$ cat flow/run.sh
#!/bin/bash
# the make line also repeats each setting of config.mk as NAME=value (left out here)
make -C /OpenROAD-flow-scripts/flow DESIGN_CONFIG=/design/flow/config.mk WORK_HOME=/design/flow/orfs CLKGATE_MAP_FILE= finish
$ cat flow/config.mk
export PLATFORM = sky130hd
export DESIGN_NAME = exponent_multiplier
export DESIGN_NICKNAME = exponent_multiplier
export VERILOG_FILES = /design/flow/design.v
export SDC_FILE = /design/flow/constraint.sdc
export NUM_CORES = 4
export LEC_CHECK = 0
export CAP_MARGIN = 10
export CORE_ASPECT_RATIO = 1.45
export CORE_MARGIN = 2
export CORE_UTILIZATION = 70
export MIN_ROUTING_LAYER = met1
export PLACE_DENSITY = 0.61
export SETUP_SLACK_MARGIN = 5.0
export SLEW_MARGIN = 20
export TNS_END_PERCENT = 25
$ cat flow/constraint.sdc
create_clock -name core_clock -period 60.6 [get_ports {i_clk}]
set_input_delay 12.1200 -clock core_clock [delete_from_list [all_inputs] [get_ports {i_clk}]]
set_output_delay 12.1200 -clock core_clock [all_outputs]
set_load 0.01 [all_outputs]
$ cat flow/design.v
module exponent_multiplier (
    i_clk, i_rst_n,
    i_load, i_start, i_select,
    i_A, i_B,
    o_done, led_select, o_P,
	seg_i_A_ten, seg_i_A_unit, 
	seg_i_B_ten, seg_i_B_unit, 
	seg_o_P_thousand, seg_o_P_hundred, seg_o_P_ten, seg_o_P_unit
);
    input wire i_clk, i_rst_n;
    input wire i_load, i_start, i_select;
    input [3:0] i_A, i_B;
    output reg o_done, led_select;
    output reg [29:0] o_P;
	output reg [6:0] seg_i_A_ten, seg_i_A_unit;
	output reg [6:0] seg_i_B_ten, seg_i_B_unit;
	output reg [6:0] seg_o_P_thousand, seg_o_P_hundred, seg_o_P_ten, seg_o_P_unit;
    parameter IDLE = 3'b000, LOAD = 3'b001, CALC = 3'b010, FINISH = 3'b011;
    reg [2:0] current_state;
    reg [3:0] reg_A, reg_B;
	reg [3:0] led_reg_A, led_reg_B;
    reg [19:0] reg_A_shift;
    reg [29:0] reg_P_exp;
    reg [7:0] reg_P_mul;
    reg [3:0] counter_exp;
    reg [2:0] index_bit_B;
    reg exp_done, mul_done;
    always @(posedge i_clk or negedge i_rst_n) begin
        if (!i_rst_n) begin
            reg_A <= 4'b0;
            reg_B <= 4'b0;
            reg_P_exp <= 30'b1;
            reg_P_mul <= 8'b0;
            reg_A_shift <= 20'b0;
			led_reg_A <= 4'b0;	
			led_reg_B <= 4'b0;	
            o_done <= 0;
			led_select <= 0;
            o_P <= 30'b0;
            counter_exp <= 4'b0;
            index_bit_B <= 3'b0;
            exp_done <= 0;
            mul_done <= 0;
            current_state <= IDLE;
        end
        else begin
            case (current_state)
                IDLE: begin
                    reg_A <= 4'b0;
                    reg_B <= 4'b0;
                    reg_P_exp <= 30'b1;
                    reg_P_mul <= 8'b0;
                    reg_A_shift <= 20'b0;
                    o_done <= 0;
					led_select <= 0;
                    o_P <= 30'b0;
                    counter_exp <= 4'b0;
                    index_bit_B <= 3'b0;
                    exp_done <= 0;
                    mul_done <= 0;
                    if (!i_load) begin 
                        reg_A <= i_A;
						led_reg_A <= i_A;
                        reg_B <= i_B;
						led_reg_B <= i_B;
                        reg_A_shift <= {16'b0, i_A};
                        current_state <= LOAD;
                    end                    
                end    
                LOAD: begin                    
                    current_state <= (!i_start) ? CALC : LOAD;
                end
                CALC: begin
                    if (i_start) begin
                        if (!exp_done) begin
                            if (counter_exp < reg_B) begin
                                reg_P_exp <= reg_P_exp * reg_A;
                                counter_exp <= counter_exp + 1;
                            end
                            else begin
                                exp_done <= 1;
                            end
                        end
                        if (!mul_done) begin
                            if (index_bit_B < 4) begin
                                if (reg_B[index_bit_B]) begin
                                    reg_P_mul <= reg_P_mul + reg_A_shift[7:0];
                                end
                                reg_A_shift <= reg_A_shift << 1;
                                index_bit_B <= index_bit_B + 1;
                            end
                            else begin
                                mul_done <= 1;
                            end
                        end
                        if (exp_done && mul_done) begin
                            current_state <= FINISH;
                        end
                    end
                end
                FINISH: begin
                    o_done <= 1;
                    led_select <= !i_select;
                    if (!i_select) begin
                        o_P <= reg_P_exp;
                    end
                    else if (i_select) begin
                        o_P <= {22'b0, reg_P_mul};
                    end
                    if (!i_start) begin
                        current_state <= IDLE;
                    end
                end
            endcase
        end
    end
	always @(*) begin                 
		case (led_reg_A % 10)
			4'd0: seg_i_A_unit = 7'b1000000;
			4'd1: seg_i_A_unit = 7'b1111001;
			4'd2: seg_i_A_unit = 7'b0100100;
			4'd3: seg_i_A_unit = 7'b0110000;
			4'd4: seg_i_A_unit = 7'b0011001;
			4'd5: seg_i_A_unit = 7'b0010010;
			4'd6: seg_i_A_unit = 7'b0000010;
			4'd7: seg_i_A_unit = 7'b1111000;
			4'd8: seg_i_A_unit = 7'b0000000;
			4'd9: seg_i_A_unit = 7'b0010000;
			default: seg_i_A_unit = 7'b1000000;
		endcase
		case (led_reg_A / 10)
			4'd0: seg_i_A_ten = 7'b1000000;
			4'd1: seg_i_A_ten = 7'b1111001;
			4'd2: seg_i_A_ten = 7'b0100100;
			4'd3: seg_i_A_ten = 7'b0110000;
			4'd4: seg_i_A_ten = 7'b0011001;
			4'd5: seg_i_A_ten = 7'b0010010;
			4'd6: seg_i_A_ten = 7'b0000010;
			4'd7: seg_i_A_ten = 7'b1111000;
			4'd8: seg_i_A_ten = 7'b0000000;
			4'd9: seg_i_A_ten = 7'b0010000;
			default: seg_i_A_ten = 7'b1000000;
		endcase
		case (led_reg_B % 10)
			4'd0: seg_i_B_unit = 7'b1000000;
			4'd1: seg_i_B_unit = 7'b1111001;
			4'd2: seg_i_B_unit = 7'b0100100;
			4'd3: seg_i_B_unit = 7'b0110000;
			4'd4: seg_i_B_unit = 7'b0011001;
			4'd5: seg_i_B_unit = 7'b0010010;
			4'd6: seg_i_B_unit = 7'b0000010;
			4'd7: seg_i_B_unit = 7'b1111000;
			4'd8: seg_i_B_unit = 7'b0000000;
			4'd9: seg_i_B_unit = 7'b0010000;
			default: seg_i_B_unit = 7'b1000000;
		endcase
		case (led_reg_B / 10)
			4'd0: seg_i_B_ten = 7'b1000000;
			4'd1: seg_i_B_ten = 7'b1111001;
			4'd2: seg_i_B_ten = 7'b0100100;
			4'd3: seg_i_B_ten = 7'b0110000;
			4'd4: seg_i_B_ten = 7'b0011001;
			4'd5: seg_i_B_ten = 7'b0010010;
			4'd6: seg_i_B_ten = 7'b0000010;
			4'd7: seg_i_B_ten = 7'b1111000;
			4'd8: seg_i_B_ten = 7'b0000000;
			4'd9: seg_i_B_ten = 7'b0010000;
			default: seg_i_B_ten = 7'b1000000;
		endcase
		case (o_P % 10)
			4'd0: seg_o_P_unit = 7'b1000000;
			4'd1: seg_o_P_unit = 7'b1111001;
			4'd2: seg_o_P_unit = 7'b0100100;
			4'd3: seg_o_P_unit = 7'b0110000;
			4'd4: seg_o_P_unit = 7'b0011001;
			4'd5: seg_o_P_unit = 7'b0010010;
			4'd6: seg_o_P_unit = 7'b0000010;
			4'd7: seg_o_P_unit = 7'b1111000;
			4'd8: seg_o_P_unit = 7'b0000000;
			4'd9: seg_o_P_unit = 7'b0010000;
			default: seg_o_P_unit = 7'b1000000;
		endcase
		case ((o_P / 10) % 10)
			4'd0: seg_o_P_ten = 7'b1000000;
			4'd1: seg_o_P_ten = 7'b1111001;
			4'd2: seg_o_P_ten = 7'b0100100;
			4'd3: seg_o_P_ten = 7'b0110000;
			4'd4: seg_o_P_ten = 7'b0011001;
			4'd5: seg_o_P_ten = 7'b0010010;
			4'd6: seg_o_P_ten = 7'b0000010;
			4'd7: seg_o_P_ten = 7'b1111000;
			4'd8: seg_o_P_ten = 7'b0000000;
			4'd9: seg_o_P_ten = 7'b0010000;
			default: seg_o_P_ten = 7'b1000000;
		endcase
		case ((o_P / 100) % 10)
			4'd0: seg_o_P_hundred = 7'b1000000;
			4'd1: seg_o_P_hundred = 7'b1111001;
			4'd2: seg_o_P_hundred = 7'b0100100;
			4'd3: seg_o_P_hundred = 7'b0110000;
			4'd4: seg_o_P_hundred = 7'b0011001;
			4'd5: seg_o_P_hundred = 7'b0010010;
			4'd6: seg_o_P_hundred = 7'b0000010;
			4'd7: seg_o_P_hundred = 7'b1111000;
			4'd8: seg_o_P_hundred = 7'b0000000;
			4'd9: seg_o_P_hundred = 7'b0010000;
			default: seg_o_P_hundred = 7'b1000000;
		endcase
		case ((o_P / 1000) % 10)
			4'd0: seg_o_P_thousand = 7'b1000000;
			4'd1: seg_o_P_thousand = 7'b1111001;
			4'd2: seg_o_P_thousand = 7'b0100100;
			4'd3: seg_o_P_thousand = 7'b0110000;
			4'd4: seg_o_P_thousand = 7'b0011001;
			4'd5: seg_o_P_thousand = 7'b0010010;
			4'd6: seg_o_P_thousand = 7'b0000010;
			4'd7: seg_o_P_thousand = 7'b1111000;
			4'd8: seg_o_P_thousand = 7'b0000000;
			4'd9: seg_o_P_thousand = 7'b0010000;
			default: seg_o_P_thousand = 7'b1000000;		
		endcase
    end
endmodule
==> flow_metrics.py, run 1 <==
# Metrics from the implementation run
metrics = {
    "routing": {
        "antennaDiodeCount": 0,
        "drt-wirelength-per-cell_um": 21.52,
        "drt_wl_total_um": 139500,
        "drc": 0,
        "viasPerCell": 7.407,
        "num_vias": 48000,
        "dr.pass1.iters": 16,
        "first_iter_violations": 5526,
        "ant_nets": 0,
    },
    "final_timing": {
        "slew_headroom_pct": 22.03,
        "tns_ns": 0,
        "fin_skew_ns": 0.02145,
        "fmax_ghz": 0.01867,
        "finalCritPeriodShare_pct": 88.39,
        "hold_viol_final": 0,
        "timing.hold.ws_ns": 0.5009,
        "drv_slew": 0,
        "worst-slew-pin-transition_ns": 1.161,
        "min_period_ns": 53.57,
        "finalSetupViolCount": 0,
        "rsz0062_at_grt": "false",
        "layout_setup_ws_ns": 7.034,
    },
    "cts": {
        "cts.clk_slew.worst_paths_ns": 0.10,
        "htree_levels": 3,
        "clock_sinks": 107,
        "root_buffer": "clkbuf_16",
        "cts_buffer_depth": 2,
        "cts_tree": "done",
        "cts_made_buffers": 9,
        "worstSkewPairLatency_ns": 0.39,
    },
    "worst_setup_path": {
        "startpoint": "o_P[24]$_DFFE_PN0P_",
        "cpPeakStageDelay_ns": 0.81,
        "worst_setup_path_end_kind": "primary output",
        "crit_fanout": 32,
        "crit_type": "reg -> out",
        "cp.required_ns": 48.48,
        "r2r-start": "reg_A[2]$_DFFE_PN0P_",
        "critPathTopFamily": "simple AND/OR/NAND/NOR gates",
        "path_buffers": 8,
        "worst_r2r_path_depth": 33,
        "cp-start-kind": "register",
        "critPathSlowestCell": "a211oi_1",
        "crit_end": "seg_o_P_ten[2]",
        "arrival_ns": 41.45,
        "cp.depth": 107,
        "r2r_slack_ns": 52.88,
        "reg2reg_to": "reg_P_exp[29]$_DFFE_PN0P_",
    },
    "worst_hold_path": {
        "hp-class": "reg -> reg",
        "holdPathEnd": "reg_P_mul[7]$_DFFE_PN0P_",
        "worstHoldStart": "reg_P_mul[7]$_DFFE_PN0P_",
        "min_path_cells": 1,
    },
    "synth": {
        "synthArstFlopShare_pct": 100.0,
        "syn_inst": 5883,
        "yosys-top-cells-area": "xnor2_1 (7.5%), dfrtp_1 (6.6%), nand2_1 (5.9%)",
        "yosysTopAreaCell": "xnor2_1",
        "top_cells_by_count": "nand2_1 (627), nor2_1 (511), a21oi_1 (389)",
        "simple_gate_area_share_pct": 32.46,
        "synth.cellmix.xorXnorShare_pct": 10.21,
        "edf_count": 0,
        "post-synth-top-count-cell": "nand2_1",
        "synth-compound-area-share_pct": 34.39,
        "synth-adder-area-share_pct": 6.664,
        "yosysWarnings": 1,
        "mux_share_pct": 3.376,
        "yosysChipArea_mm2": 0.04003,
        "syn_area_per_cell_um2": 6.804,
        "synthTopLogicFamily": "AND-OR/OR-AND gates",
        "ys_cells": 5883,
        "flop_cell": "dfrtp_1",
        "synth_cell_types": 155,
        "syn_area_mm2": 0.04003,
        "postSynthSeqShare_pct": 6.695,
        "ys.flops": 107,
        "yosysTopAreaCellShare_pct": 7.461,
    },
    "placed_design": {
        "dp_slack_ns": 3.738,
        "hpwl_um": 104900,
        "dp_cells": 6438,
        "placed_cell_area_mm2": 0.04094,
        "io_buffers": 94,
        "place_congestion": 1.055,
    },
    "final_layout": {
        "fin_area_mm2": 0.04185,
        "finalNetCount": 5887,
        "instances_no_fill": 6481,
        "fin_util_pct": 73.91,
        "synthToLayoutAreaGrowth_pct": 4.548,
    },
    "global_route": {
        "grt_max_degree": 64,
        "antenna_found_initial": 1,
        "grt_pass1_wl_um": 223500,
        "grt-ovfl-total": 0,
        "track_usage_pct": 45.27,
        "grt_pass1_vias": 44430,
    },
    "floorplan": {
        "boundaryPins": 101,
        "core_mm2": 0.05662,
        "die_y_um": 292.0,
        "num_rows": 105,
        "die-area_mm2": 0.05914,
        "fp.dieW_um": 202.6,
        "fp_util_pct": 70.69,
    },
    "job": {
        "tool_warnings": 62,
        "drv_cap": 0,
    },
    "run_status": {
        "status": "no timing/DRC/antenna violations",
    },
}
-- layer usage --
layer / share of wire [%] / global-route usage (%) / wire length, um
met2: 48 / 78.61 / 66890
met1: 35 / 47.92 / 48340
met4: 8.7 / 33.22 / 12120
met5: 0.010 / 0 / 14
met3: 8.7 / 10.08 / 12140
-- final cells by class --
type	count	area, um^2
multi-input combinational	5189	35350
fill	4825	14770
sequential	107	2691
timing repair buffer	201	1745
tap	749	937.1
inverter	219	822.0
clock buffer	9	225.2
clock inverter	7	80.08
-- timing repair --
| item | 4_1_cts | 5_1_grt |
|---|---|---|
| pin swaps | 2 | 8 |
| cloned | 1 | 1 |
| hold endpoints to repair | 0 | 0 |
| setup buffers | 4 | 20 |
| resized | 14 | 72 |
| endpoints found under the setup margin | 7 | 7 |
| hold buffers | 0 | 0 |
==> run 2, diff against run 1 <==
Settings changed: ABC_AREA set to 1, CAP_MARGIN 10 to 20, CORE_ASPECT_RATIO 1.45 to not set, CORE_UTILIZATION 70 to 71, CTS_CLUSTER_SIZE set to 97, MIN_ROUTING_LAYER met1 to not set, PLACE_DENSITY 0.61 to 0.41, TNS_END_PERCENT 25 to 5.
Clock period 60.6 ns to 31.6 ns, I/O delays scaled along.
==> run 2 against run 1 <==
The flow now stops in 4_1_cts. Area after synthesis up 0.88%. Die area down 0.59%. Synthesized cell count up 24%.
==> flow_metrics.py, run 2 <==
# Auto-generated metrics
metrics = {
    "run_status": {
        "status": "did not finish",
        "haltStage": "4_1_cts",
        "tool.error": "[ERROR DPL-0033] detailed placement checks failed during check placement.",
    },
    "synth": {
        "mux_share_pct": 0.05577,
        "synth.cellmix.xorXnorShare_pct": 4.499,
        "ys.flops": 107,
        "yosysTopAreaCell": "nand2_1",
        "yosysWarnings": 1,
        "top_cells_by_count": "nand2_1 (2029), inv_1 (1097), nor2_1 (785)",
        "syn_inst": 7320,
        "synth_cell_types": 96,
        "synth-adder-area-share_pct": 5.559,
        "yosysChipArea_mm2": 0.04038,
        "yosysTopAreaCellShare_pct": 18.86,
        "synthArstFlopShare_pct": 100.0,
        "syn_area_mm2": 0.04038,
        "simple_gate_area_share_pct": 59.54,
        "edf_count": 0,
        "postSynthSeqShare_pct": 6.637,
        "syn_area_per_cell_um2": 5.516,
        "synthTopLogicFamily": "simple AND/OR/NAND/NOR gates",
        "post-synth-top-count-cell": "nand2_1",
        "yosys-top-cells-area": "nand2_1 (19%), inv_1 (10%), nand3_1 (8.6%)",
        "synth-compound-area-share_pct": 8.087,
        "flop_cell": "dfrtp_1",
        "ys_cells": 7320,
    },
    "floorplan": {
        "boundaryPins": 101,
        "core_mm2": 0.05628,
        "die_y_um": 242.5,
        "die-area_mm2": 0.05880,
        "fp.dieW_um": 242.5,
        "fp_util_pct": 71.75,
        "num_rows": 87,
    },
    "placed_design": {
        "place_congestion": 1.021,
        "io_buffers": 94,
        "placed_cell_area_mm2": 0.05408,
        "hpwl_um": 140800,
        "dp_slack_ns": -16.91,
    },
}
==> run 2: metrics by stage <==
stage          TNS (ns)  cells  utilization (%)
3_3_place_gp     -86.15   9749            96.09
3_5_place_dp    -150.38   9749            96.09
2_1_floorplan    -68.99   7324                -
==> run 3, diff against run 2 <==
Settings changed: ABC_AREA 1 to not set, CAP_MARGIN 20 to 10, CORE_ASPECT_RATIO set to 1.45, CORE_UTILIZATION 71 to 68, CTS_CLUSTER_DIAMETER set to 229, CTS_CLUSTER_SIZE 97 to 35, MIN_ROUTING_LAYER set to met1, PLACE_DENSITY 0.41 to not set, TNS_END_PERCENT 5 to 25.
Clock period 31.6 ns to 47.8 ns, I/O delays scaled along.
==> run 3 against run 2 <==
The run fails in 5_1_grt. Die area grew 3.5%. Synthesized cell count shrank 20%. Area after synthesis shrank 0.87%.
==> flow_metrics.py, run 3 <==
# Auto-generated metrics
metrics = {
    "run_status": {
        "haltStage": "5_1_grt",
        "tool.error": "[ERROR GRT-0232] Routing congestion too high. Check the congestion heatmap in the GUI.",
        "status": "did not finish",
    },
    "placed_design": {
        "placed_cell_area_mm2": 0.04254,
        "hpwl_um": 108500,
        "dp_cells": 6663,
        "dp_slack_ns": -0.02363,
        "io_buffers": 94,
        "place_congestion": 1.095,
    },
    "synth": {
        "postSynthSeqShare_pct": 6.695,
        "post-synth-top-count-cell": "nand2_1",
        "syn_inst": 5883,
        "yosysChipArea_mm2": 0.04003,
        "top_cells_by_count": "nand2_1 (627), nor2_1 (511), a21oi_1 (389)",
        "ys_cells": 5883,
        "syn_area_mm2": 0.04003,
        "mux_share_pct": 3.376,
        "yosysTopAreaCellShare_pct": 7.461,
        "yosysWarnings": 1,
        "syn_area_per_cell_um2": 6.804,
        "synthTopLogicFamily": "AND-OR/OR-AND gates",
        "synth-adder-area-share_pct": 6.664,
        "yosys-top-cells-area": "xnor2_1 (7.5%), dfrtp_1 (6.6%), nand2_1 (5.9%)",
        "yosysTopAreaCell": "xnor2_1",
        "flop_cell": "dfrtp_1",
        "synth_cell_types": 155,
        "synth.cellmix.xorXnorShare_pct": 10.21,
        "edf_count": 0,
        "synth-compound-area-share_pct": 34.39,
        "synthArstFlopShare_pct": 100.0,
        "simple_gate_area_share_pct": 32.46,
        "ys.flops": 107,
    },
    "floorplan": {
        "boundaryPins": 101,
        "fp_util_pct": 68.42,
        "num_rows": 107,
        "core_mm2": 0.05850,
        "die_y_um": 296.2,
        "die-area_mm2": 0.06086,
        "fp.dieW_um": 205.5,
    },
    "cts": {
        "cts_hold_buf": 0,
        "clock_sinks": 107,
        "root_buffer": "clkbuf_16",
        "cts_made_buffers": 9,
        "htree_levels": 3,
        "cts_buffer_depth": 2,
    },
    "global_route": {
        "track_usage_pct": 72.69,
        "grt-ovfl-total": 16,
    },
}
## run 3: per-stage QoR
step | hold slack [ns]
floorplan | 0.4486
global placement | 0.4767
detailed placement | 0.4848
CTS | 0.5037
## run 3: what timing repair did
action,4_1_cts
buffers inserted,154
gates resized,369
pin swaps,119
gates cloned,7
setup endpoints to repair,7
## run 3: layer usage
layer	overflow	track usage, %
met2	7	91.26
met1	0	71.44
met3	0	56.93
met5	0	35.80
met4	9	69.40
==> run 4, diff against run 3 <==
Settings changed: CAP_MARGIN 10 to 20, CORE_ASPECT_RATIO 1.45 to not set, CORE_UTILIZATION 68 to 72, CTS_CLUSTER_DIAMETER 229 to 344, CTS_CLUSTER_SIZE 35 to 98, MIN_ROUTING_LAYER met1 to not set, PLACE_DENSITY set to 0.6, SETUP_SLACK_MARGIN 5.0 to not set, TNS_END_PERCENT 25 to not set.
Clock period 47.8 ns to 24.3 ns, I/O delays scaled along.
==> run 4 against run 3 <==
The flow stops in 3_5_place_dp. Die area is 5.5% lower. Synthesized cell count stayed put. Area after synthesis stayed put.
==> flow_metrics.py, run 4 <==
# Auto-generated metrics
metrics = {
    "synth": {
        "top_cells_by_count": "nand2_1 (627), nor2_1 (511), a21oi_1 (389)",
        "yosysTopAreaCellShare_pct": 7.461,
        "yosysWarnings": 1,
        "post-synth-top-count-cell": "nand2_1",
        "yosysChipArea_mm2": 0.04003,
        "yosys-top-cells-area": "xnor2_1 (7.5%), dfrtp_1 (6.6%), nand2_1 (5.9%)",
        "postSynthSeqShare_pct": 6.695,
        "synth.cellmix.xorXnorShare_pct": 10.21,
        "mux_share_pct": 3.376,
        "syn_inst": 5883,
        "simple_gate_area_share_pct": 32.46,
        "synthArstFlopShare_pct": 100.0,
        "synth-compound-area-share_pct": 34.39,
        "yosysTopAreaCell": "xnor2_1",
        "syn_area_mm2": 0.04003,
        "flop_cell": "dfrtp_1",
        "ys.flops": 107,
        "synthTopLogicFamily": "AND-OR/OR-AND gates",
        "edf_count": 0,
        "syn_area_per_cell_um2": 6.804,
        "synth_cell_types": 155,
        "ys_cells": 5883,
        "synth-adder-area-share_pct": 6.664,
    },
    "floorplan": {
        "boundaryPins": 101,
        "fp_util_pct": 72.80,
        "die_y_um": 239.8,
        "die-area_mm2": 0.05750,
        "num_rows": 86,
        "fp.dieW_um": 239.8,
        "core_mm2": 0.05499,
    },
    "run_status": {
        "tool.error": "[ERROR DPL-0038] Utilization greater than 100%, impossible to legalize",
        "haltStage": "3_5_place_dp",
        "status": "did not finish",
    },
    "placed_design": {
        "place_congestion": 1.128,
        "io_buffers": 94,
    },
}
==> run 4: metrics by stage <==
stage	instances	hold slack, ns
2_1_floorplan	5887	0.4486
3_3_place_gp	8424	0.4613
==> run 5, diff against run 4 <==
Settings changed: CORE_UTILIZATION 72 to 40, CTS_CLUSTER_DIAMETER 344 to 168, CTS_CLUSTER_SIZE 98 to 100, PLACE_DENSITY 0.6 to 0.8.
Clock period 24.3 ns to 50.0 ns, I/O delays scaled along.
==> run 5 against run 4 <==
Area after synthesis unchanged. Synthesized cell count is the same. Now clean on timing, DRC and antenna. Die area increased by 78%.
==> flow_metrics.py, run 5 <==
# Metrics from the implementation run
metrics = {
    "run_status": {
        "status": "no timing/DRC/antenna violations",
    },
    "final_timing": {
        "finalSetupViolCount": 0,
        "tns_ns": 0,
        "worst-slew-pin-transition_ns": 1.192,
        "finalCritPeriodShare_pct": 95.66,
        "fin_skew_ns": 0.01469,
        "fmax_ghz": 0.02091,
        "drv_slew": 0,
        "slew_headroom_pct": 18.24,
        "layout_setup_ws_ns": 2.170,
        "hold_viol_final": 0,
        "min_period_ns": 47.83,
    },
    "routing": {
        "dr.pass1.iters": 6,
        "first_iter_violations": 5375,
        "drt-wirelength-per-cell_um": 19.38,
        "num_vias": 46940,
        "drc": 0,
        "drt_wl_total_um": 139100,
        "viasPerCell": 6.541,
        "ant_nets": 0,
        "antennaDiodeCount": 0,
    },
    "synth": {
        "top_cells_by_count": "nand2_1 (627), nor2_1 (511), a21oi_1 (389)",
        "flop_cell": "dfrtp_1",
        "synthArstFlopShare_pct": 100.0,
        "yosysChipArea_mm2": 0.04003,
        "simple_gate_area_share_pct": 32.46,
        "synth-compound-area-share_pct": 34.39,
        "ys.flops": 107,
        "yosys-top-cells-area": "xnor2_1 (7.5%), dfrtp_1 (6.6%), nand2_1 (5.9%)",
        "yosysTopAreaCell": "xnor2_1",
        "syn_area_per_cell_um2": 6.804,
        "edf_count": 0,
        "post-synth-top-count-cell": "nand2_1",
        "synthTopLogicFamily": "AND-OR/OR-AND gates",
        "synth.cellmix.xorXnorShare_pct": 10.21,
        "syn_inst": 5883,
        "mux_share_pct": 3.376,
        "synth-adder-area-share_pct": 6.664,
        "ys_cells": 5883,
        "syn_area_mm2": 0.04003,
        "yosysWarnings": 1,
        "yosysTopAreaCellShare_pct": 7.461,
        "postSynthSeqShare_pct": 6.695,
        "synth_cell_types": 155,
    },
    "floorplan": {
        "die_y_um": 320.3,
        "die-area_mm2": 0.1026,
        "fp_util_pct": 40.14,
        "boundaryPins": 101,
        "num_rows": 116,
        "fp.dieW_um": 320.3,
        "core_mm2": 0.09971,
    },
    "worst_setup_path": {
        "r2r-start": "reg_A[3]$_DFFE_PN0P_",
        "arrival_ns": 37.83,
        "r2r_slack_ns": 42.30,
        "worst_setup_path_end_kind": "primary output",
        "reg2reg_to": "reg_P_exp[29]$_DFFE_PN0P_",
        "cp.depth": 114,
        "cpPeakStageDelay_ns": 0.72,
        "cp-start-kind": "register",
        "path_common_cell": "buf_4",
        "startpoint": "o_P[26]$_DFFE_PN0P_",
        "critPathSlowestCell": "or4b_1",
        "path_buffers": 15,
        "crit_end": "seg_o_P_ten[2]",
        "critPathTopFamily": "simple AND/OR/NAND/NOR gates",
        "crit_fanout": 32,
        "crit_type": "reg -> out",
        "worst_r2r_path_depth": 33,
        "cp.required_ns": 40.00,
    },
    "final_layout": {
        "regArea_mm2": 0.002698,
        "synthToLayoutAreaGrowth_pct": 8.927,
        "finalNetCount": 6033,
        "logic_area_mm2": 0.03529,
        "fill_cells": 10050,
        "fin_util_pct": 43.73,
    },
    "worst_hold_path": {
        "holdPathEnd": "led_select$_DFFE_PN0P_",
        "min_path_cells": 1,
        "hp-class": "reg -> reg",
        "worstHoldStart": "led_select$_DFFE_PN0P_",
    },
    "global_route": {
        "grt_pass1_wl_um": 223200,
        "grt_pass1_vias": 42760,
        "grt-ovfl-total": 0,
        "grt_max_degree": 67,
        "antenna_found_initial": 2,
        "track_usage_pct": 25.43,
    },
    "cts": {
        "root_buffer": "clkbuf_16",
        "cts_buffer_depth": 2,
        "clock_sinks": 107,
        "worstSkewPairLatency_ns": 0.39,
        "cts_tree": "done",
        "cts.clk_slew.worst_paths_ns": 0.08,
        "cts_made_buffers": 9,
        "htree_levels": 3,
    },
    "job": {
        "tool_warnings": 60,
        "drv_cap": 0,
    },
    "placed_design": {
        "dp_slack_ns": 1.080,
        "io_buffers": 94,
        "place_congestion": 0.9999,
        "hpwl_um": 106500,
    },
}
-- run 5: repair_timing --
action,CTS,global route
resized,0,86
endpoints found under the hold margin,0,0
buffers inserted,0,24
hold buffers,0,0
endpoints found under the setup margin,0,7
-- run 5: per-layer routing --
layer,global-route usage [%],vias up,routed length [um]
li1,-,22150,-
met5,0,-,13
met1,34.59,22100,60370
met2,41.43,2315,63200
met4,8.638,2,4638
met3,3.113,370,10830
-- run 5: area by class of cell --
cell class | instances | area share [%]
well taps | 1298 | 3.725
flip-flops and latches | 107 | 6.187
clock buffers | 9 | 0.5165
inverters | 219 | 1.885
multi-input cells | 5188 | 80.93
clock inverters | 7 | 0.1980
repair buffers | 348 | 6.554
-- run 5: through the flow --
step	hold slack (ns)	area [um^2]	cells
2_1_floorplan	0.4486	40040	5887
3_3_place_gp	0.4672	42720	7134
3_5_place_dp	0.4739	42720	7134
4_1_cts	0.4907	43030	7150
5_1_grt	0.5220	43600	7176
6_report	0.4908	43600	7176
==> run 6, diff against run 5 <==
Settings changed: CELL_PAD_IN_SITES_DETAIL_PLACEMENT set to 2, CORE_MARGIN 2 to 4, CORE_UTILIZATION 40 to 65, CTS_CLUSTER_DIAMETER 168 to not set, CTS_CLUSTER_SIZE 100 to 80, GPL_TIMING_DRIVEN set to 0, PLACE_DENSITY 0.8 to not set, PLACE_DENSITY_LB_ADDON set to 0.21, SLEW_MARGIN 20 to 25.
Clock period 50.0 ns to 71.7 ns, I/O delays scaled along.
==> run 6 against run 5 <==
The run now fails in 3_5_place_dp. Die area down 36%. Area after synthesis stayed put. Synthesized cell count stayed put.
==> flow_metrics.py, run 6 <==
# Auto-generated metrics
metrics = {
    "synth": {
        "top_cells_by_count": "nand2_1 (627), nor2_1 (511), a21oi_1 (389)",
        "synth-compound-area-share_pct": 34.39,
        "postSynthSeqShare_pct": 6.695,
        "synthArstFlopShare_pct": 100.0,
        "yosysTopAreaCell": "xnor2_1",
        "ys_cells": 5883,
        "yosysTopAreaCellShare_pct": 7.461,
        "ys.flops": 107,
        "synthTopLogicFamily": "AND-OR/OR-AND gates",
        "syn_area_mm2": 0.04003,
        "syn_area_per_cell_um2": 6.804,
        "edf_count": 0,
        "syn_inst": 5883,
        "yosysWarnings": 1,
        "post-synth-top-count-cell": "nand2_1",
        "flop_cell": "dfrtp_1",
        "simple_gate_area_share_pct": 32.46,
        "synth-adder-area-share_pct": 6.664,
        "yosys-top-cells-area": "xnor2_1 (7.5%), dfrtp_1 (6.6%), nand2_1 (5.9%)",
        "yosysChipArea_mm2": 0.04003,
        "synth.cellmix.xorXnorShare_pct": 10.21,
        "mux_share_pct": 3.376,
        "synth_cell_types": 155,
    },
    "placed_design": {
        "place_congestion": 1.031,
        "io_buffers": 93,
    },
    "floorplan": {
        "num_rows": 90,
        "die-area_mm2": 0.06562,
        "die_y_um": 256.2,
        "fp.dieW_um": 256.2,
        "boundaryPins": 101,
        "fp_util_pct": 65.95,
        "core_mm2": 0.06070,
    },
    "run_status": {
        "status": "did not finish",
        "tool.error": "[ERROR DPL-0033] detailed placement checks failed during check placement.",
        "haltStage": "3_5_place_dp",
    },
}
## run 6: per-stage QoR
stage	cell area, um^2	hold slack (ns)
floorplan	40040	0.4486
global placement	41950	0.4595
==> run 7, diff against run 6 <==
Settings changed: CAP_MARGIN 20 to 5, CELL_PAD_IN_SITES_DETAIL_PLACEMENT 2 to not set, CORE_ASPECT_RATIO set to 1.45, CORE_MARGIN 4 to 2, CORE_UTILIZATION 65 to 72, CTS_CLUSTER_DIAMETER set to 324, CTS_CLUSTER_SIZE 80 to 48, GPL_TIMING_DRIVEN 0 to not set, MIN_ROUTING_LAYER set to met1, PLACE_DENSITY set to 0.63, PLACE_DENSITY_LB_ADDON 0.21 to not set, SETUP_SLACK_MARGIN set to 5.0, SLEW_MARGIN 25 to 20, TNS_END_PERCENT set to 25.
Clock period 71.7 ns to 49.6 ns, I/O delays scaled along.
==> run 7 against run 6 <==
The flow stops in 5_1_grt. Die area fell by 12%. Synthesized cell count did not move. Area after synthesis did not move.
==> flow_metrics.py, run 7 <==
# Auto-generated metrics
metrics = {
    "cts": {
        "htree_levels": 3,
        "clock_sinks": 107,
        "cts_buffer_depth": 2,
        "cts_made_buffers": 9,
        "root_buffer": "clkbuf_16",
        "cts_hold_buf": 0,
    },
    "floorplan": {
        "fp_util_pct": 72.38,
        "boundaryPins": 101,
        "die-area_mm2": 0.05753,
        "die_y_um": 287.9,
        "fp.dieW_um": 199.8,
        "core_mm2": 0.05530,
        "num_rows": 104,
    },
    "synth": {
        "ys.flops": 107,
        "post-synth-top-count-cell": "nand2_1",
        "top_cells_by_count": "nand2_1 (627), nor2_1 (511), a21oi_1 (389)",
        "ys_cells": 5883,
        "syn_inst": 5883,
        "synth.cellmix.xorXnorShare_pct": 10.21,
        "edf_count": 0,
        "yosysChipArea_mm2": 0.04003,
        "postSynthSeqShare_pct": 6.695,
        "synth-compound-area-share_pct": 34.39,
        "synthTopLogicFamily": "AND-OR/OR-AND gates",
        "flop_cell": "dfrtp_1",
        "yosysTopAreaCellShare_pct": 7.461,
        "mux_share_pct": 3.376,
        "syn_area_per_cell_um2": 6.804,
        "synth-adder-area-share_pct": 6.664,
        "simple_gate_area_share_pct": 32.46,
        "synthArstFlopShare_pct": 100.0,
        "syn_area_mm2": 0.04003,
        "synth_cell_types": 155,
        "yosysTopAreaCell": "xnor2_1",
        "yosysWarnings": 1,
        "yosys-top-cells-area": "xnor2_1 (7.5%), dfrtp_1 (6.6%), nand2_1 (5.9%)",
    },
    "placed_design": {
        "io_buffers": 94,
        "hpwl_um": 104600,
        "dp_cells": 6526,
        "place_congestion": 1.062,
    },
    "run_status": {
        "tool.error": "[ERROR GRT-0232] Routing congestion too high. Check the congestion heatmap in the GUI.",
        "status": "did not finish",
        "haltStage": "5_1_grt",
    },
    "global_route": {
        "track_usage_pct": 76.18,
        "grt-ovfl-total": 655,
    },
}
-- run 7: routing by layer --
| metal | GRT overflow | global-route usage, % |
|---|---|---|
| met1 | 65 | 74.75 |
| met2 | 350 | 94.26 |
| met3 | 62 | 61.90 |
| met4 | 177 | 70.00 |
| met5 | 1 | 47.37 |
-- run 7: repair_timing --
item	in CTS
gates cloned	3
pin swaps	53
setup endpoints to repair	7
resized	263
buffers inserted	72
-- run 7: stage by stage --
step / hold WS [ns] / instance area [um^2] / util, % / setup slack, ns
floorplan: 0.4486 / 40040 / - / 7.410
global placement: 0.4683 / 41640 / 75.29 / 1.125
detailed placement: 0.4670 / 41650 / 75.31 / 0.4685
CTS: 0.4951 / 43740 / 79.09 / 5.010
==> run 8, diff against run 7 <==
Settings changed: ABC_AREA set to 1, CAP_MARGIN 5 to 10, CORE_UTILIZATION 72 to 58, CTS_CLUSTER_DIAMETER 324 to 347, CTS_CLUSTER_SIZE 48 to not set, PLACE_DENSITY 0.63 to not set.
Clock period 49.6 ns to 32.1 ns, I/O delays scaled along.
==> run 8 against run 7 <==
Now fails the layout checks on negative setup slack. Die area grew 25%. Synthesized cell count grew 24%. Area after synthesis grew 0.88%.
==> flow_metrics.py, run 8 <==
# Metrics from the implementation run
metrics = {
    "placed_design": {
        "io_buffers": 94,
        "dp_slack_ns": -13.55,
        "place_congestion": 0.9933,
        "hpwl_um": 118500,
    },
    "synth": {
        "edf_count": 0,
        "simple_gate_area_share_pct": 59.54,
        "post-synth-top-count-cell": "nand2_1",
        "postSynthSeqShare_pct": 6.637,
        "synth_cell_types": 96,
        "yosysChipArea_mm2": 0.04038,
        "mux_share_pct": 0.05577,
        "synth.cellmix.xorXnorShare_pct": 4.499,
        "yosysTopAreaCellShare_pct": 18.86,
        "ys.flops": 107,
        "flop_cell": "dfrtp_1",
        "syn_inst": 7320,
        "synth-compound-area-share_pct": 8.087,
        "top_cells_by_count": "nand2_1 (2029), inv_1 (1097), nor2_1 (785)",
        "syn_area_per_cell_um2": 5.516,
        "syn_area_mm2": 0.04038,
        "synth-adder-area-share_pct": 5.559,
        "yosysWarnings": 1,
        "ys_cells": 7320,
        "synthArstFlopShare_pct": 100.0,
        "yosys-top-cells-area": "nand2_1 (19%), inv_1 (10%), nand3_1 (8.6%)",
        "synthTopLogicFamily": "simple AND/OR/NAND/NOR gates",
        "yosysTopAreaCell": "nand2_1",
    },
    "global_route": {
        "grt_max_degree": 63,
        "track_usage_pct": 39.38,
        "grt-ovfl-total": 0,
        "grt_pass1_wl_um": 237500,
        "antenna_found_initial": 0,
        "grt_pass1_vias": 54420,
    },
    "floorplan": {
        "num_rows": 116,
        "die-area_mm2": 0.07178,
        "core_mm2": 0.06894,
        "fp.dieW_um": 223.1,
        "boundaryPins": 101,
        "fp_util_pct": 58.57,
        "die_y_um": 321.7,
    },
    "worst_setup_path": {
        "r2r-start": "reg_A[2]$_DFFE_PN0P_",
        "cp.required_ns": 25.68,
        "worst_r2r_path_depth": 48,
        "crit_type": "reg -> out",
        "reg2reg_to": "reg_P_exp[28]$_DFFE_PN0P_",
        "cp.depth": 340,
        "critPathTopFamily": "simple AND/OR/NAND/NOR gates",
        "path_buffers": 53,
        "worst_setup_path_end_kind": "primary output",
        "cp-start-kind": "register",
        "r2r_slack_ns": 25.55,
        "path_common_cell": "nand2_2",
        "crit_fanout": 17,
        "cpPeakStageDelay_ns": 0.45,
        "crit_end": "seg_o_P_ten[5]",
        "arrival_ns": 39.82,
        "startpoint": "o_P[27]$_DFFE_PN0P_",
        "critPathSlowestCell": "dfrtp_2",
    },
    "routing": {
        "drt-wirelength-per-cell_um": 15.22,
        "first_iter_violations": 3384,
        "viasPerCell": 5.551,
        "num_vias": 55870,
        "drc": 0,
        "dr.pass1.iters": 7,
        "antennaDiodeCount": 0,
        "ant_nets": 0,
        "drt_wl_total_um": 153200,
    },
    "cts": {
        "cts_hold_buf": 0,
        "cts_tree": "done",
        "htree_levels": 3,
        "clock_sinks": 107,
        "root_buffer": "clkbuf_16",
        "cts_made_buffers": 9,
        "cts_buffer_depth": 2,
        "worstSkewPairLatency_ns": 0.38,
        "cts.clk_slew.worst_paths_ns": 0.08,
    },
    "worst_hold_path": {
        "holdPathEnd": "counter_exp[3]$_DFFE_PN0P_",
        "hp-class": "reg -> reg",
        "min_path_cells": 1,
        "worstHoldStart": "counter_exp[3]$_DFFE_PN0P_",
    },
    "final_timing": {
        "rsz0062_at_grt": "true",
        "hold_viol_final": 0,
        "fmax_ghz": 0.02163,
        "layout_setup_ws_ns": -14.14,
        "finalSetupViolCount": 7,
        "slew_headroom_pct": 30.03,
        "worst-slew-pin-transition_ns": 1.040,
        "drv_slew": 0,
        "finalCritPeriodShare_pct": 144.0,
        "min_period_ns": 46.24,
        "fin_skew_ns": 0.01214,
    },
    "final_layout": {
        "regArea_mm2": 0.002684,
        "fill_cells": 4634,
        "logic_area_mm2": 0.03411,
        "synthToLayoutAreaGrowth_pct": 45.38,
        "finalNetCount": 9335,
    },
    "job": {
        "tool_warnings": 65,
        "drv_cap": 0,
    },
    "run_status": {
        "so_faults": "negative setup slack",
        "status": "complete, but fails checks",
    },
}
## run 8: what timing repair did
action                                  4_1_cts  5_1_grt
endpoints found under the setup margin       21       21
resized                                     153      317
pin swaps                                    41      205
cloned                                       11       17
buffers inserted                             24       64
## run 8: routing by layer
metal  share of wire (%)  GRT usage [%]
met1                  33          34.87
met2                  52          76.97
met3                 5.2          5.364
met4                  10          34.77
met5                   0              0
## run 8: through the flow
stage	std cells	instance area, um^2	setup TNS (ns)	util (%)	hold WS, ns
3_5_place_dp	9933	55500	-94.63	80.50	0.4662
3_3_place_gp	9933	55500	-86.71	80.50	0.4587
5_1_grt	10070	58700	-136.63	85.15	0.5172
6_report	10070	58700	-98.78	85.15	0.4861
2_1_floorplan	7324	41310	-61.75	-	0.4371
4_1_cts	9984	56720	-90.24	82.28	0.4835
## run 8: area by class of cell
type / instances / area share [%]
inverter: 1265 / 8.462
tap: 885 / 1.886
timing repair buffer: 1952 / 26.41
clock inverter: 6 / 0.1790
clock buffer: 10 / 0.3901
multi-input combinational: 5840 / 58.10
sequential: 107 / 4.572
==> run 9, diff against run 8 <==
Settings changed: CORE_MARGIN 2 to 8, CORE_UTILIZATION 58 to 26, CTS_CLUSTER_DIAMETER 347 to 191, CTS_CLUSTER_SIZE set to 95, HOLD_SLACK_MARGIN set to 0.06, PLACE_DENSITY set to 0.76, SETUP_SLACK_MARGIN 5.0 to not set, SLEW_MARGIN 20 to 5.
Clock period 32.1 ns to 82.1 ns, I/O delays scaled along.
==> run 9 against run 8 <==
Area after synthesis unchanged. Via count down 21%. Worst setup slack better by 31 ns. The run now finishes clean. Non-clock buffer count down 1848. Final area down 27%. Cell count down 7.2%. Die area up 130%.
==> flow_metrics.py, run 9 <==
# Metrics from the implementation run
metrics = {
    "global_route": {
        "grt_pass1_wl_um": 193400,
        "grt-ovfl-total": 0,
        "antenna_found_initial": 2,
        "grt_max_degree": 63,
        "track_usage_pct": 13.23,
        "grt_pass1_vias": 41320,
    },
    "worst_hold_path": {
        "worstHoldStart": "o_done$_DFFE_PN0P_",
        "min_path_cells": 2,
        "hp-class": "reg -> reg",
        "holdPathEnd": "o_done$_DFFE_PN0P_",
    },
    "cts": {
        "cts_hold_buf": 0,
        "cts_post_setup_buffers_inserted": 0,
        "cts.clk_slew.worst_paths_ns": 0.08,
        "cts_buffer_depth": 2,
        "worstSkewPairLatency_ns": 0.37,
        "cts_resized": 0,
        "cts_made_buffers": 9,
        "htree_levels": 3,
        "cts_tree": "done",
        "clock_sinks": 107,
        "root_buffer": "clkbuf_16",
    },
    "synth": {
        "yosys-top-cells-area": "nand2_1 (19%), inv_1 (10%), nand3_1 (8.6%)",
        "postSynthSeqShare_pct": 6.637,
        "synthTopLogicFamily": "simple AND/OR/NAND/NOR gates",
        "simple_gate_area_share_pct": 59.54,
        "synth-adder-area-share_pct": 5.559,
        "yosysTopAreaCellShare_pct": 18.86,
        "syn_area_mm2": 0.04038,
        "syn_area_per_cell_um2": 5.516,
        "synthArstFlopShare_pct": 100.0,
        "syn_inst": 7320,
        "synth-compound-area-share_pct": 8.087,
        "yosysChipArea_mm2": 0.04038,
        "synth.cellmix.xorXnorShare_pct": 4.499,
        "flop_cell": "dfrtp_1",
        "yosysWarnings": 1,
        "mux_share_pct": 0.05577,
        "synth_cell_types": 96,
        "ys_cells": 7320,
        "ys.flops": 107,
        "top_cells_by_count": "nand2_1 (2029), inv_1 (1097), nor2_1 (785)",
        "post-synth-top-count-cell": "nand2_1",
        "yosysTopAreaCell": "nand2_1",
        "edf_count": 0,
    },
    "routing": {
        "ant_nets": 0,
        "met2_length_um": 58150,
        "drt-wirelength-per-cell_um": 12.39,
        "drt_wl_total_um": 115700,
        "dr.pass1.iters": 8,
        "viasPerCell": 4.737,
        "num_vias": 44240,
        "wl_met1_um": 46990,
        "drc": 0,
        "wl_met3_um": 5025,
        "first_iter_violations": 2495,
        "top_layer": "met5",
    },
    "placed_design": {
        "io_buffers": 94,
        "dp_slack_ns": 17.23,
        "hpwl_um": 98230,
        "place_congestion": 0.9740,
        "dp_cells": 9322,
        "placed_cell_area_mm2": 0.04259,
    },
    "worst_setup_path": {
        "cpPeakStageDelay_ns": 0.71,
        "worst_r2r_path_depth": 46,
        "critPathSlowestCell": "nand4_1",
        "r2r-start": "reg_A[3]$_DFFE_PN0P_",
        "crit_end": "seg_o_P_ten[4]",
        "reg2reg_to": "reg_P_exp[28]$_DFFE_PN0P_",
        "path_buffers": 25,
        "cp.required_ns": 65.68,
        "critPathTopFamily": "simple AND/OR/NAND/NOR gates",
        "crit_fanout": 56,
        "crit_type": "reg -> out",
        "arrival_ns": 49.18,
        "cp.depth": 310,
        "startpoint": "o_P[27]$_DFFE_PN0P_",
        "r2r_slack_ns": 75.65,
        "worst_setup_path_end_kind": "primary output",
        "path_common_cell": "nand2_1",
        "cp-start-kind": "register",
    },
    "floorplan": {
        "num_rows": 174,
        "die_y_um": 490.5,
        "die-area_mm2": 0.1684,
        "core_mm2": 0.1546,
        "fp_util_pct": 26.12,
        "fp.dieW_um": 343.3,
        "boundaryPins": 101,
    },
    "run_status": {
        "status": "no timing/DRC/antenna violations",
    },
    "final_timing": {
        "layout_setup_ws_ns": 16.50,
        "tns_ns": 0,
        "finalSetupViolCount": 0,
        "fmax_ghz": 0.01524,
        "slew_headroom_pct": 18.72,
        "rsz0062_at_grt": "false",
        "fin_skew_ns": 0.01190,
        "finalCritPeriodShare_pct": 79.90,
        "drv_slew": 0,
        "hold_viol_final": 0,
        "worst-slew-pin-transition_ns": 1.210,
        "timing.hold.ws_ns": 0.5001,
        "min_period_ns": 65.60,
    },
    "job": {
        "drv_cap": 0,
        "tool_warnings": 60,
    },
    "final_layout": {
        "finalNetCount": 7469,
        "instances_no_fill": 9339,
        "fin_util_pct": 27.75,
        "fin_area_mm2": 0.04290,
        "fill_cells": 17590,
        "synthToLayoutAreaGrowth_pct": 6.237,
    },
}
[run 9: cell type report]
type                            count  area (um^2)  share of cell area, %
Inverter                         1265         4952                  11.54
Clock inverter                      7        80.08                 0.1867
Clock buffer                        9        225.2                 0.5250
Tap cell                         2024         2532                  5.903
Antenna cell                        1        2.502               0.005833
Multi-Input combinational cell   5822        31410                  73.23
Timing Repair Buffer              104         1013                  2.362
Sequential cell                   107         2680                  6.247
[run 9: metal layers]
layer | vias to the layer above | track usage (%)
met5 | - | 0
met4 | 2 | 5.738
met3 | 348 | 1.397
met2 | 1020 | 24.73
met1 | 19720 | 15.00
li1 | 23140 | -
==> run 10, diff against run 9 <==
Settings changed: ABC_AREA 1 to not set, CAP_MARGIN 10 to 5, CORE_ASPECT_RATIO 1.45 to 0.83, CORE_MARGIN 8 to 2, CORE_UTILIZATION 26 to 72, CTS_CLUSTER_DIAMETER 191 to 228, CTS_CLUSTER_SIZE 95 to not set, HOLD_SLACK_MARGIN 0.06 to not set, PLACE_DENSITY 0.76 to 0.61, SETUP_SLACK_MARGIN set to 4.28, SLEW_MARGIN 5 to 20.
Clock period 82.1 ns to 49.6 ns, I/O delays scaled along.
==> run 10 against run 9 <==
First-iteration DRC count rose to 4.0 times the previous value. Register-to-register slack worse by 33 ns. Synthesized cell count fell by 20%. Core utilization grew 57 points. Critical path depth is 198 lower. Via count rose by 17%. Die area shrank 66%. Final area is 7.8% higher. Count of clock-buffer cells in the layout grew 1. Sequential cell count unchanged. Critical endpoint is now seg_o_P_ten[2].
==> flow_metrics.py, run 10 <==
# Metrics from the implementation run
metrics = {
    "final_timing": {
        "worst-slew-pin-transition_ns": 1.090,
        "layout_setup_ws_ns": 3.366,
        "fin_skew_ns": 0.01096,
        "drv_slew": 0,
        "fmax_ghz": 0.02163,
        "rsz0062_at_grt": "true",
        "finalSetupViolCount": 0,
        "min_period_ns": 46.23,
        "hold_viol_final": 0,
        "finalCritPeriodShare_pct": 93.21,
        "slew_headroom_pct": 26.21,
    },
    "synth": {
        "yosysTopAreaCellShare_pct": 7.461,
        "synth.cellmix.xorXnorShare_pct": 10.21,
        "yosysTopAreaCell": "xnor2_1",
        "postSynthSeqShare_pct": 6.695,
        "syn_area_per_cell_um2": 6.804,
        "flop_cell": "dfrtp_1",
        "synthArstFlopShare_pct": 100.0,
        "post-synth-top-count-cell": "nand2_1",
        "syn_area_mm2": 0.04003,
        "synth_cell_types": 155,
        "mux_share_pct": 3.376,
        "ys.flops": 107,
        "synthTopLogicFamily": "AND-OR/OR-AND gates",
        "yosysWarnings": 1,
        "simple_gate_area_share_pct": 32.46,
        "ys_cells": 5883,
        "top_cells_by_count": "nand2_1 (627), nor2_1 (511), a21oi_1 (389)",
        "syn_inst": 5883,
        "edf_count": 0,
        "synth-adder-area-share_pct": 6.664,
        "yosys-top-cells-area": "xnor2_1 (7.5%), dfrtp_1 (6.6%), nand2_1 (5.9%)",
        "synth-compound-area-share_pct": 34.39,
        "yosysChipArea_mm2": 0.04003,
    },
    "routing": {
        "viasPerCell": 7.640,
        "ant_nets": 0,
        "num_vias": 51540,
        "drt_wl_total_um": 150700,
        "drc": 0,
        "first_iter_violations": 10090,
        "dr.pass1.iters": 12,
        "drt-wirelength-per-cell_um": 22.34,
    },
    "worst_setup_path": {
        "critPathSlowestCell": "or4bb_4",
        "path_common_cell": "buf_4",
        "worst_setup_path_end_kind": "primary output",
        "cpPeakStageDelay_ns": 0.69,
        "reg2reg_to": "reg_P_exp[29]$_DFFE_PN0P_",
        "arrival_ns": 36.31,
        "startpoint": "o_P[29]$_DFFE_PN0P_",
        "crit_end": "seg_o_P_ten[2]",
        "crit_type": "reg -> out",
        "r2r-start": "reg_A[3]$_DFFE_PN0P_",
        "worst_r2r_path_depth": 33,
        "r2r_slack_ns": 42.45,
        "path_buffers": 13,
        "crit_fanout": 18,
        "cp-start-kind": "register",
        "cp.required_ns": 39.68,
        "critPathTopFamily": "simple AND/OR/NAND/NOR gates",
        "cp.depth": 112,
    },
    "cts": {
        "worstSkewPairLatency_ns": 0.37,
        "clock_sinks": 107,
        "root_buffer": "clkbuf_16",
        "cts.clk_slew.worst_paths_ns": 0.08,
        "cts_tree": "done",
        "htree_levels": 3,
        "cts_made_buffers": 9,
        "cts_buffer_depth": 2,
    },
    "worst_hold_path": {
        "worstHoldStart": "led_select$_DFFE_PN0P_",
        "holdPathEnd": "led_select$_DFFE_PN0P_",
        "hp-class": "reg -> reg",
        "min_path_cells": 1,
    },
    "placed_design": {
        "placed_cell_area_mm2": 0.04159,
        "dp_cells": 6498,
        "place_congestion": 1.098,
        "io_buffers": 94,
        "hpwl_um": 100500,
        "dp_slack_ns": -0.4700,
    },
    "global_route": {
        "grt_pass1_vias": 42940,
        "grt_pass1_wl_um": 219400,
        "antenna_found_initial": 7,
        "track_usage_pct": 44.69,
        "grt-ovfl-total": 0,
        "grt_max_degree": 73,
    },
    "floorplan": {
        "fp_util_pct": 73.11,
        "die_y_um": 218.8,
        "core_mm2": 0.05475,
        "num_rows": 78,
        "die-area_mm2": 0.05751,
        "fp.dieW_um": 262.8,
        "boundaryPins": 101,
    },
    "final_layout": {
        "finalNetCount": 6179,
        "fin_util_pct": 84.43,
        "synthToLayoutAreaGrowth_pct": 15.48,
        "instances_no_fill": 6747,
        "fin_area_mm2": 0.04622,
    },
    "job": {
        "drv_cap": 0,
        "tool_warnings": 63,
    },
    "run_status": {
        "status": "no timing/DRC/antenna violations",
    },
}
==> run 10: timing repair <==
action                                  CTS  global route
pin swaps                                34           127
hold buffers                              0             0
buffers inserted                         54           161
hold endpoints to repair                  0             0
gates resized                           197           312
gates cloned                              4            11
endpoints found under the setup margin    7             7
==> run 10: layout make-up <==
| class | instances | area [um^2] |
|---|---|---|
| diodes | 3 | 7.507 |
| clock buffers | 10 | 229.0 |
| clock inverters | 6 | 62.56 |
| fillers | 3519 | 8526 |
| inverters | 219 | 824.5 |
| multi-input cells | 5198 | 37520 |
| flip-flops and latches | 107 | 2700 |
| well taps | 720 | 900.9 |
| repair buffers | 484 | 3975 |
==> run 10: per-layer routing <==
layer	vias up	share of wire (%)	global-route usage, %
met3	1159	15	10.44
met4	8	5.9	16.82
met2	4604	41	66.91
met1	23330	38	62.35
li1	22450	-	-
met5	-	0.038	0
==> run 10: through the flow <==
| step | hold slack [ns] | TNS [ns] |
|---|---|---|
| floorplan | 0.4486 | 0 |
| detailed placement | 0.4707 | -2.649 |
| finish | 0.4850 | 0 |
| CTS | 0.4893 | 0 |
| global placement | 0.4581 | 0 |
| global route | 0.5192 | 0 |
==> run 11, diff against run 10 <==
Settings changed: CAP_MARGIN 5 to 20, CORE_ASPECT_RATIO 0.83 to not set, CORE_UTILIZATION 72 to 71, CTS_CLUSTER_DIAMETER 228 to not set, CTS_CLUSTER_SIZE set to 10, MIN_ROUTING_LAYER met1 to not set, PLACE_DENSITY 0.61 to 0.6, SETUP_SLACK_MARGIN 4.28 to 2.54, TNS_END_PERCENT 25 to not set.
Clock period 49.6 ns to 12.3 ns, I/O delays scaled along.
==> run 11 against run 10 <==
The run now fails in 3_5_place_dp. Die area is 1.4% higher. Area after synthesis is the same. Synthesized cell count did not move.
==> flow_metrics.py, run 11 <==
# Auto-generated metrics
metrics = {
    "synth": {
        "synth.cellmix.xorXnorShare_pct": 10.21,
        "synthTopLogicFamily": "AND-OR/OR-AND gates",
        "synth_cell_types": 155,
        "synth-adder-area-share_pct": 6.664,
        "top_cells_by_count": "nand2_1 (627), nor2_1 (511), a21oi_1 (389)",
        "syn_inst": 5883,
        "edf_count": 0,
        "mux_share_pct": 3.376,
        "yosysTopAreaCellShare_pct": 7.461,
        "postSynthSeqShare_pct": 6.695,
        "flop_cell": "dfrtp_1",
        "synthArstFlopShare_pct": 100.0,
        "yosysWarnings": 1,
        "yosysChipArea_mm2": 0.04003,
        "ys_cells": 5883,
        "syn_area_per_cell_um2": 6.804,
        "yosysTopAreaCell": "xnor2_1",
        "yosys-top-cells-area": "xnor2_1 (7.5%), dfrtp_1 (6.6%), nand2_1 (5.9%)",
        "post-synth-top-count-cell": "nand2_1",
        "ys.flops": 107,
        "synth-compound-area-share_pct": 34.39,
        "simple_gate_area_share_pct": 32.46,
        "syn_area_mm2": 0.04003,
    },
    "floorplan": {
        "fp_util_pct": 71.40,
        "die_y_um": 241.4,
        "die-area_mm2": 0.05829,
        "core_mm2": 0.05606,
        "num_rows": 87,
        "fp.dieW_um": 241.4,
        "boundaryPins": 101,
    },
    "run_status": {
        "tool.error": "[ERROR DPL-0038] Utilization greater than 100%, impossible to legalize",
        "haltStage": "3_5_place_dp",
        "status": "did not finish",
    },
    "placed_design": {
        "place_congestion": 1.109,
        "io_buffers": 94,
    },
}
-- run 11: stage by stage --
step | setup slack (ns) | cell area (um^2) | setup TNS, ns
floorplan | -20.73 | 41730 | -333.22
global placement | -21.73 | 57870 | -346.32
==> run 12, diff against run 11 <==
Settings changed: ABC_AREA set to 1, CORE_UTILIZATION 71 to 58, CTS_CLUSTER_DIAMETER set to 235, CTS_CLUSTER_SIZE 10 to not set, PLACE_DENSITY 0.6 to 0.36, SETUP_SLACK_MARGIN 2.54 to 5.0, TNS_END_PERCENT set to 85.
Clock period 12.3 ns to 27.8 ns, I/O delays scaled along.
==> run 12 against run 11 <==
The flow stops in 5_1_grt. Synthesized cell count increased by 24%. Die area up 23%. Area after synthesis increased by 0.88%.
==> flow_metrics.py, run 12 <==
# Auto-generated metrics
metrics = {
    "run_status": {
        "status": "did not finish",
        "haltStage": "5_1_grt",
        "tool.error": "[ERROR GRT-0232] Routing congestion too high. Check the congestion heatmap in the GUI.",
    },
    "global_route": {
        "track_usage_pct": 106.7,
        "grt-ovfl-total": 6667,
    },
    "cts": {
        "htree_levels": 3,
        "cts_made_buffers": 9,
        "cts_hold_buf": 0,
        "cts_buffer_depth": 2,
        "root_buffer": "clkbuf_16",
        "clock_sinks": 107,
    },
    "synth": {
        "synth-adder-area-share_pct": 5.559,
        "synth.cellmix.xorXnorShare_pct": 4.499,
        "syn_area_mm2": 0.04038,
        "yosys-top-cells-area": "nand2_1 (19%), inv_1 (10%), nand3_1 (8.6%)",
        "yosysTopAreaCellShare_pct": 18.86,
        "syn_inst": 7320,
        "yosysChipArea_mm2": 0.04038,
        "postSynthSeqShare_pct": 6.637,
        "ys_cells": 7320,
        "yosysTopAreaCell": "nand2_1",
        "top_cells_by_count": "nand2_1 (2029), inv_1 (1097), nor2_1 (785)",
        "simple_gate_area_share_pct": 59.54,
        "synth_cell_types": 96,
        "syn_area_per_cell_um2": 5.516,
        "mux_share_pct": 0.05577,
        "yosysWarnings": 1,
        "synthArstFlopShare_pct": 100.0,
        "ys.flops": 107,
        "post-synth-top-count-cell": "nand2_1",
        "flop_cell": "dfrtp_1",
        "synth-compound-area-share_pct": 8.087,
        "edf_count": 0,
        "synthTopLogicFamily": "simple AND/OR/NAND/NOR gates",
    },
    "placed_design": {
        "io_buffers": 94,
        "hpwl_um": 114900,
        "place_congestion": 0.9870,
        "dp_slack_ns": -16.76,
    },
    "floorplan": {
        "fp.dieW_um": 267.9,
        "core_mm2": 0.06871,
        "boundaryPins": 101,
        "die_y_um": 267.9,
        "num_rows": 96,
        "die-area_mm2": 0.07175,
        "fp_util_pct": 58.77,
    },
}
-- run 12: timing repair --
| item | 4_1_cts |
|---|---|
| endpoints found under the setup margin | 28 |
| pin swaps | 217 |
| endpoints found under the hold margin | 0 |
| setup buffers | 237 |
| cloned | 23 |
| resized | 490 |
-- run 12: per-layer routing --
| layer | overflow | GRT usage, % |
|---|---|---|
| met3 | 382 | 90.16 |
| met4 | 1195 | 115.7 |
| met2 | 4632 | 131.7 |
| met5 | 29 | 76.62 |
| met1 | 429 | 95.85 |
-- run 12: stage by stage --
step / area [um^2] / std cells / TNS (ns) / utilization [%]
2_1_floorplan: 41500 / 7324 / -85.80 / -
3_3_place_gp: 56070 / 10020 / -107.05 / 81.61
3_5_place_dp: 56070 / 10020 / -132.06 / 81.61
4_1_cts: 60170 / 10290 / -110.16 / 87.57
==> run 13, diff against run 12 <==
Settings changed: CTS_CLUSTER_DIAMETER 235 to 232, PLACE_DENSITY 0.36 to 0.6, SETUP_SLACK_MARGIN 5.0 to not set, TNS_END_PERCENT 85 to not set.
Clock period 27.8 ns to 34.3 ns, I/O delays scaled along.
==> run 13 against run 12 <==
Area after synthesis unchanged. Synthesized cell count unchanged. The layout now fails its checks (negative setup slack). Die area unchanged.
==> flow_metrics.py, run 13 <==
# Metrics from the implementation run
metrics = {
    "synth": {
        "synthArstFlopShare_pct": 100.0,
        "simple_gate_area_share_pct": 59.54,
        "mux_share_pct": 0.05577,
        "synthTopLogicFamily": "simple AND/OR/NAND/NOR gates",
        "synth-compound-area-share_pct": 8.087,
        "yosys-top-cells-area": "nand2_1 (19%), inv_1 (10%), nand3_1 (8.6%)",
        "ys_cells": 7320,
        "synth-adder-area-share_pct": 5.559,
        "postSynthSeqShare_pct": 6.637,
        "synth_cell_types": 96,
        "yosysChipArea_mm2": 0.04038,
        "post-synth-top-count-cell": "nand2_1",
        "syn_area_per_cell_um2": 5.516,
        "ys.flops": 107,
        "synth.cellmix.xorXnorShare_pct": 4.499,
        "flop_cell": "dfrtp_1",
        "yosysTopAreaCellShare_pct": 18.86,
        "syn_area_mm2": 0.04038,
        "top_cells_by_count": "nand2_1 (2029), inv_1 (1097), nor2_1 (785)",
        "yosysWarnings": 1,
        "yosysTopAreaCell": "nand2_1",
        "syn_inst": 7320,
        "edf_count": 0,
    },
    "worst_setup_path": {
        "cp.required_ns": 27.44,
        "cpPeakStageDelay_ns": 0.81,
        "r2r_slack_ns": 27.38,
        "path_buffers": 56,
        "crit_type": "reg -> out",
    },
    "final_timing": {
        "layout_setup_ws_ns": -13.50,
        "worst-slew-pin-transition_ns": 1.088,
        "tns_ns": -93.69,
        "min_period_ns": 47.80,
        "fin_skew_ns": 0.008258,
        "finalSetupViolCount": 7,
        "slew_headroom_pct": 27.43,
        "finalCritPeriodShare_pct": 139.3,
        "rsz0062_at_grt": "true",
    },
    "floorplan": {
        "num_rows": 96,
        "core_mm2": 0.06871,
        "fp.dieW_um": 267.9,
        "boundaryPins": 101,
        "fp_util_pct": 58.77,
        "die-area_mm2": 0.07175,
        "die_y_um": 267.9,
    },
    "global_route": {
        "grt-ovfl-total": 0,
        "track_usage_pct": 36.69,
        "grt_pass1_vias": 50480,
        "grt_max_degree": 60,
        "grt_pass1_wl_um": 226000,
    },
    "placed_design": {
        "dp_slack_ns": -11.69,
        "io_buffers": 94,
        "place_congestion": 0.9636,
        "hpwl_um": 110700,
    },
    "run_status": {
        "so_faults": "negative setup slack",
        "status": "complete, but fails checks",
    },
    "worst_hold_path": {
        "hp-class": "reg -> reg",
    },
    "routing": {
        "dr.pass1.iters": 8,
        "drc": 0,
    },
    "cts": {
        "root_buffer": "clkbuf_16",
        "clock_sinks": 107,
        "cts_made_buffers": 9,
        "cts.clk_slew.worst_paths_ns": 0.08,
        "worstSkewPairLatency_ns": 0.38,
        "cts_buffer_depth": 2,
        "htree_levels": 3,
    },
    "final_layout": {
        "fill_cells": 4210,
    },
}
run 13: area by class of cell:
class	count	area (um^2)	area share, %
multi-input cells	5848	34670	57.92
repair buffers	2008	16070	26.85
inverters	1265	4967	8.299
flip-flops and latches	107	2685	4.486
well taps	931	1165	1.946
clock buffers	10	239.0	0.3993
clock inverters	6	55.05	0.09198
diodes	1	2.502	0.004181
run 13: per-layer routing:
layer / vias to the layer above / wire, um / track usage, %
met2: 2709 / 74930 / 66.71
met3: 731 / 12310 / 3.464
met5: - / 23 / 0
met4: 2 / 7261 / 11.82
met1: 26080 / 60080 / 45.34
li1: 27100 / - / -
run 13: stage by stage:
stage	hold slack, ns	instances	cell area [um^2]	util, %
after floorplan	0.4371	7324	41360	-
after global placement	0.4605	9949	55350	80.56
after detailed placement	0.4608	9949	55350	80.56
after CTS	0.4801	10020	56590	82.36
after global routing	0.5062	10180	59850	87.11
final	0.4828	10180	59850	87.11
run 13: repair_timing:
| action | in CTS | in global routing |
|---|---|---|
| cloned | 16 | 30 |
| resized | 129 | 476 |
| setup endpoints to repair | 14 | 21 |
| pin swaps | 76 | 231 |
| setup buffers | 35 | 129 |
| hold buffers | 0 | 0 |
| hold endpoints to repair | 0 | 0 |
